wip/pepper:
## mips_core
module mips_core (
	input         clk,
	input         rst,
	output [31:0] imem_addr,
	input  [31:0] imem_rdata,
	output [31:0] dmem_addr,
	output [31:0] dmem_wdata,
	output [3:0]  dmem_wmask,
	output        dmem_we,
	input  [31:0] dmem_rdata,
	output        wb_en,
	output [4:0]  wb_reg,
	output [31:0] wb_data
);
clock: 12.9 ns
lec_check: 0
abc_area: 0
cap_margin: 40
cell_pad_in_sites_detail_placement: 0
cell_pad_in_sites_global_placement: 3
core_margin: 3
core_utilization: 40
cts_cluster_diameter: 62
cts_cluster_size: 78
gpl_timing_driven: 0
max_routing_layer: met4
min_routing_layer: met2
slew_margin: 20
run.sh (not shown) runs the stock make flow with config.mk's settings and CLKGATE_MAP_FILE=.
In the summary table, wip/pepper is marked failed, with error GRT-0116 raised in 5_1_grt.
### wip/pepper -> wip/tundra
- ABC_AREA removed (was 0)
- GPL_TIMING_DRIVEN removed (was 0)
- MIN_ROUTING_LAYER removed (was met2)
- CTS_CLUSTER_SIZE removed (was 78)
- CORE_UTILIZATION changed from 40 to 64
- CTS_CLUSTER_DIAMETER removed (was 62)
- CORE_MARGIN changed from 3 to 2
- MAX_ROUTING_LAYER removed (was met4)
- CELL_PAD_IN_SITES_DETAIL_PLACEMENT removed (was 0)
- CELL_PAD_IN_SITES_GLOBAL_PLACEMENT removed (was 3)
- CAP_MARGIN changed from 40 to 20
- PLACE_DENSITY newly set to 0.6
- SETUP_SLACK_MARGIN newly set to 0.2
- the clock period (ns, I/O delays scaled along) changed from 12.9 to 11.2
Delta (wip/tundra minus wip/pepper): count of placed standard cells including taps shows a reduction of 12%, number of buffers inserted during clock tree synthesis now larger.
Final estimated routing congestion in global placement: wip/tundra < wip/pepper
Status: wip/tundra FAILED at 5_1_grt (tool error)
Die size improves in wip/tundra relative to wip/pepper.
Worst-case setup slack after placement delta (wip/tundra − wip/pepper): favourable
Cmp wip/pepper and wip/tundra / placeable core region / lower: wip/tundra
Multiplexer share of the synthesized area: wip/pepper vs wip/tundra — no meaningful difference
wip/tundra against wip/pepper; row count is down by more than 10%.
| per-instance average area after synthesis | wip/tundra vs wip/pepper | ≈ equal |
Modified inputs, wip/harbor compared to wip/tundra
- a change of CAP_MARGIN from 20 to 0
- a change of CORE_UTILIZATION from 64 to 40
- an added HOLD_SLACK_MARGIN of 0.02
- an added CELL_PAD_IN_SITES_GLOBAL_PLACEMENT of 1
- a change of the clock period (ns, I/O delays scaled along) from 11.2 to 12.0
==> results <==
- wip/harbor completed; timing, DRC and antenna clean
- Vertical die dimension (wip/harbor / wip/tundra): 1.3
- Taking wip/tundra as the reference, in wip/harbor fraction of synthesized area in multiplexers essentially unchanged; area of the placeable core increased 61%; post-placement cell count increased 10%; estimated wirelength of the detail-placed design increased 2.1%; placer congestion estimate decreased about 9%.
- [compare] base=wip/tundra new=wip/harbor: total die area increased by about 60% relative to the old numbers; placement-stage cell area rose 0.45%; chip area from the yosys synthesis statistics level; number of rows in the core area increased by 31 relative to the old numbers.
The following lists how wip/fjord was set up differently from wip/harbor:
- putting CTS_CLUSTER_SIZE at 37 where nothing was set
- putting MAX_ROUTING_LAYER at met4 where nothing was set
- clearing PLACE_DENSITY, which used to be 0.6
- clearing HOLD_SLACK_MARGIN, which used to be 0.02
- putting CELL_PAD_IN_SITES_DETAIL_PLACEMENT at 2 where nothing was set
- swapping 0 for 5 in CAP_MARGIN
- swapping 1 for 3 in CELL_PAD_IN_SITES_GLOBAL_PLACEMENT
- clearing SETUP_SLACK_MARGIN, which used to be 0.2
- putting GPL_TIMING_DRIVEN at 0 where nothing was set
- putting ABC_AREA at 0 where nothing was set
- Looking at wip/harbor and wip/fjord, the area share of xor/xnor cells in the synthesized design is a wash.
- wip/harbor and wip/fjord ended up with roughly the same cell count listed in synth_stat.txt.
- Compared with wip/harbor, wip/fjord shows post-cts repair resize count higher by 520.
- Re number of clock sinks: no difference whatsoever between wip/harbor and wip/fjord.
- wip/fjord: half-perimeter wire length after detailed placement about 47% above wip/harbor
- Between wip/fjord and wip/harbor, the synthesized cell count figures differ only marginally.
- wip/harbor -> wip/fjord: number of buffers created by CTS delta 0, exact match
- The log for wip/fjord ends in 5_1_grt with error ODB-0269, so the run never completed.


Starting RTL as in the previous note.
clock: 6.56 ns
lec_check: 0
cap_margin: 20
core_margin: 2
core_utilization: 57
cts_cluster_diameter: 356
place_density: 0.6
setup_slack_margin: 1.18
slew_margin: 20
tns_end_percent: 50
The baseline reached the layout checks and failed them: negative setup slack.
Edit:
- CORE_UTILIZATION: 57 -> 55
- CTS_CLUSTER_DIAMETER: 356 -> default
- CTS_CLUSTER_SIZE: default -> 34
- PLACE_DENSITY: 0.6 -> default
- SETUP_SLACK_MARGIN: 1.18 -> 0.07
- SLEW_MARGIN: 20 -> 35
- TNS_END_PERCENT: 50 -> 5
What happened: The changed run completed and failed the layout checks on negative setup slack. Setup slack gets worse by 0.11 ns. Final cell count hardly moves. Total power grows by 0.61%. Sequential share of layout area grows by 0.38 points. Clock-buffer cell count goes up by 9. Sequential cell count is unchanged. Hold slack is worse by 0.014 ns. Non-clock buffer count is lower by 46. Register-to-register slack improves by 0.08 ns.
Edit:
- CORE_UTILIZATION: 55 -> 57
- CTS_CLUSTER_DIAMETER: default -> 28
- CTS_CLUSTER_SIZE: 34 -> default
- PLACE_DENSITY: default -> 0.6
- SETUP_SLACK_MARGIN: 0.07 -> 1.67
- SLEW_MARGIN: 35 -> 20
- TNS_END_PERCENT: 5 -> 50
This time the run never finished: it broke off in global routing (5_1_grt).
Die size went down by 3.5%.
Synthesized area stays the same.
Synthesized cell count does not change.


build 65:
Starting RTL as in the previous note.
clock: 11.2 ns
lec_check: 0
cap_margin: 20
core_aspect_ratio: 0.93
core_margin: 2
core_utilization: 64
place_density: 0.6
setup_slack_margin: 1.52
slew_margin: 20
tns_end_percent: 15
Status(build 65) = ERROR, stage = global routing
For build 82, these inputs were changed with respect to build 65:
- changing CORE_UTILIZATION from 64 to 40
- removing CORE_ASPECT_RATIO (formerly 0.93)
- removing TNS_END_PERCENT (formerly 15)
- changing SETUP_SLACK_MARGIN from 1.52 to 0.2
- changing the clock period (ns, I/O delays scaled along) from 11.2 to 11.8
[summary]
Flow for build 65 halted at global routing, error code GRT-0116.
Build 82 reached the final stage; the timing, DRC and antenna checks on its layout passed.
Between build 82 and build 65, it is build 82 whose horizontal extent of the die is higher, by 22%.
Last weighted congestion value of the routability-driven placer went down by a few percent going from build 65 to build 82.
Diff build 65 -> build 82: post-CTS repair timing setup buffer count dropped 110; die size climbed about 60%.
[inputs] build 63 vs build 82
- changing CORE_UTILIZATION from 40 to 57
- setting TNS_END_PERCENT to 50 for the first time
- setting CTS_CLUSTER_SIZE to 61 for the first time
- setting CTS_CLUSTER_DIAMETER to 28 for the first time
- changing the clock period (ns, I/O delays scaled along) from 11.8 to 6.56
Results
As the logs show, build 63 stopped at global routing after a tool error, so it never reached the end of the flow.
Build 63: area of the placeable core 30% below build 82
Going from build 82 to build 63, row count decreased 16%, CTS H-tree depth moved up.
Diff build 82 -> build 63: count of port buffers added during placement saw little to no change; number of flip-flops and latches in the synthesized netlist shows no meaningful change.
Build 82 has lower core utilization before placement than build 63.
Here is what was changed in the inputs of build 57 compared with build 63.
- removing CTS_CLUSTER_SIZE (formerly 61)
- removing TNS_END_PERCENT (formerly 50)
- removing CTS_CLUSTER_DIAMETER (formerly 28)
- changing CORE_UTILIZATION from 57 to 54
- changing the clock period (ns, I/O delays scaled along) from 6.56 to 11.8
## What came out
Placed cell area went down by more than 10% going from build 63 to build 57.
Looking at setup fix buffers added after clock tree synthesis across build 63 and build 57, the one that comes out lower is build 57.
Area share of and/or/nand/nor cells after synthesis across build 63 and build 57: no real change.
Vertical extent of the die grows by a few percent when moving from build 63 to build 57.
From build 63 to build 57 the numbers moved as follows: total cell area reported by yosys after synthesis roughly the same, number of placement rows higher.
As far as fraction of registers with async set or reset after synthesis goes, build 57 and build 63 are indistinguishable; the numbers are identical.
Build 57 vs build 63 on final weighted congestion of routability-driven global placement: build 57 is the lower one.
Status | build 63 and build 57 | clean except build 63
Floorplan utilization, build 63 and build 57: smaller value in build 57
In the tables for build 63 and build 57, cell resize tally after clock tree synthesis reads lower with build 57.
For die area, dividing the value from build 63 by the value from build 57 gives 0.948.


Starting RTL as in the previous note.
clock: 6.56 ns
lec_check: 0
cap_margin: 20
core_margin: 2
core_utilization: 57
cts_cluster_diameter: 335
hold_slack_margin: -0.08
place_density: 0.6
setup_slack_margin: 1.2
slew_margin: 35
tns_end_percent: 50
The baseline ran to the end with violations: setup timing.
Change:
- CTS_CLUSTER_DIAMETER: 335 -> 28
- HOLD_SLACK_MARGIN: -0.08 -> not set
- MAX_ROUTING_LAYER: not set -> met4
- SETUP_SLACK_MARGIN: 1.2 -> 0.2
- SLEW_MARGIN: 35 -> 20
Result: With this change the flow never finished: it broke off in global routing (5_1_grt) (GRT-0116); die size does not change; area after synthesis does not change; synthesized cell count is unchanged.
Change:
- CORE_UTILIZATION: 57 -> 55
- CTS_CLUSTER_DIAMETER: 28 -> not set
- MAX_ROUTING_LAYER: met4 -> not set
Outcome: The changed run ran to the end with violations: setup timing. Synthesized cell count does not change. Area after synthesis stays the same. Die size is higher by a few percent.
Change:
- CORE_UTILIZATION: 55 -> 57
- CTS_CLUSTER_DIAMETER: not set -> 29
- SETUP_SLACK_MARGIN: 0.2 -> 1.09
Outcome: The new run aborted during global routing (5_1_grt). Area after synthesis stays the same. Synthesized cell count stays the same. Die area drops by 3.5%.


Starting RTL as in the previous note.
clock: 5.42 ns
lec_check: 0
abc_area: 1
cap_margin: 20
core_margin: 2
core_utilization: 72
cts_cluster_diameter: 203
cts_cluster_size: 21
gpl_routability_driven: 0
place_density_lb_addon: 0.07
setup_slack_margin: 0.53
slew_margin: 20
The starting point stopped in global routing.
Change:
==> flow/config.mk (replaced) <==
export PLATFORM = sky130hd
export DESIGN_NAME = mips_core
export DESIGN_NICKNAME = mips_core
export VERILOG_FILES = /design/flow/design.v
export SDC_FILE = /design/flow/constraint.sdc
export NUM_CORES = 4
export LEC_CHECK = 0
export CAP_MARGIN = 20
export CORE_MARGIN = 2
export CORE_UTILIZATION = 57
export CTS_CLUSTER_SIZE = 34
export SLEW_MARGIN = 20
==> flow/constraint.sdc (replaced) <==
create_clock -name core_clock -period 6.56 [get_ports {clk}]
set_input_delay 1.3120 -clock core_clock [delete_from_list [all_inputs] [get_ports {clk}]]
set_output_delay 1.3120 -clock core_clock [all_outputs]
set_load 0.01 [all_outputs]
Result: The changed run ended with an error in global routing. Synthesized area shrinks by 4.6%. Die size grows by about 20%. Synthesized cell count shrinks by about 40%.
Change:
--- a/flow/config.mk
+++ b/flow/config.mk
@@ -9,4 +9,5 @@
 export CORE_MARGIN = 2
-export CORE_UTILIZATION = 57
-export CTS_CLUSTER_SIZE = 34
+export CORE_UTILIZATION = 45
+export PLACE_DENSITY = 0.6
+export SETUP_SLACK_MARGIN = 0.2
 export SLEW_MARGIN = 20
==> flow/constraint.sdc (replaced) <==
create_clock -name core_clock -period 7.21 [get_ports {clk}]
set_input_delay 1.4420 -clock core_clock [delete_from_list [all_inputs] [get_ports {clk}]]
set_output_delay 1.4420 -clock core_clock [all_outputs]
set_load 0.01 [all_outputs]
Now the flow reached the layout checks and failed them: setup timing.
Die area increases by 26%.
Synthesized area is unchanged.
Synthesized cell count stays the same.
Change:
--- a/flow/config.mk
+++ b/flow/config.mk
@@ -9,3 +9,4 @@
 export CORE_MARGIN = 2
-export CORE_UTILIZATION = 45
+export CORE_UTILIZATION = 55
+export CTS_CLUSTER_SIZE = 100
 export PLACE_DENSITY = 0.6
==> flow/constraint.sdc (replaced) <==
create_clock -name core_clock -period 6.56 [get_ports {clk}]
set_input_delay 1.3120 -clock core_clock [delete_from_list [all_inputs] [get_ports {clk}]]
set_output_delay 1.3120 -clock core_clock [all_outputs]
set_load 0.01 [all_outputs]
The new run finished but fails on setup timing.
Sequential cell count does not change.
Wire length went up by 4.5%.
Critical path depth went down by 2.
Die size went down by about 18%.
Utilization went up by 13 points.
Worst hold slack is about the same.
Power is estimated from default activity; no workload was simulated.
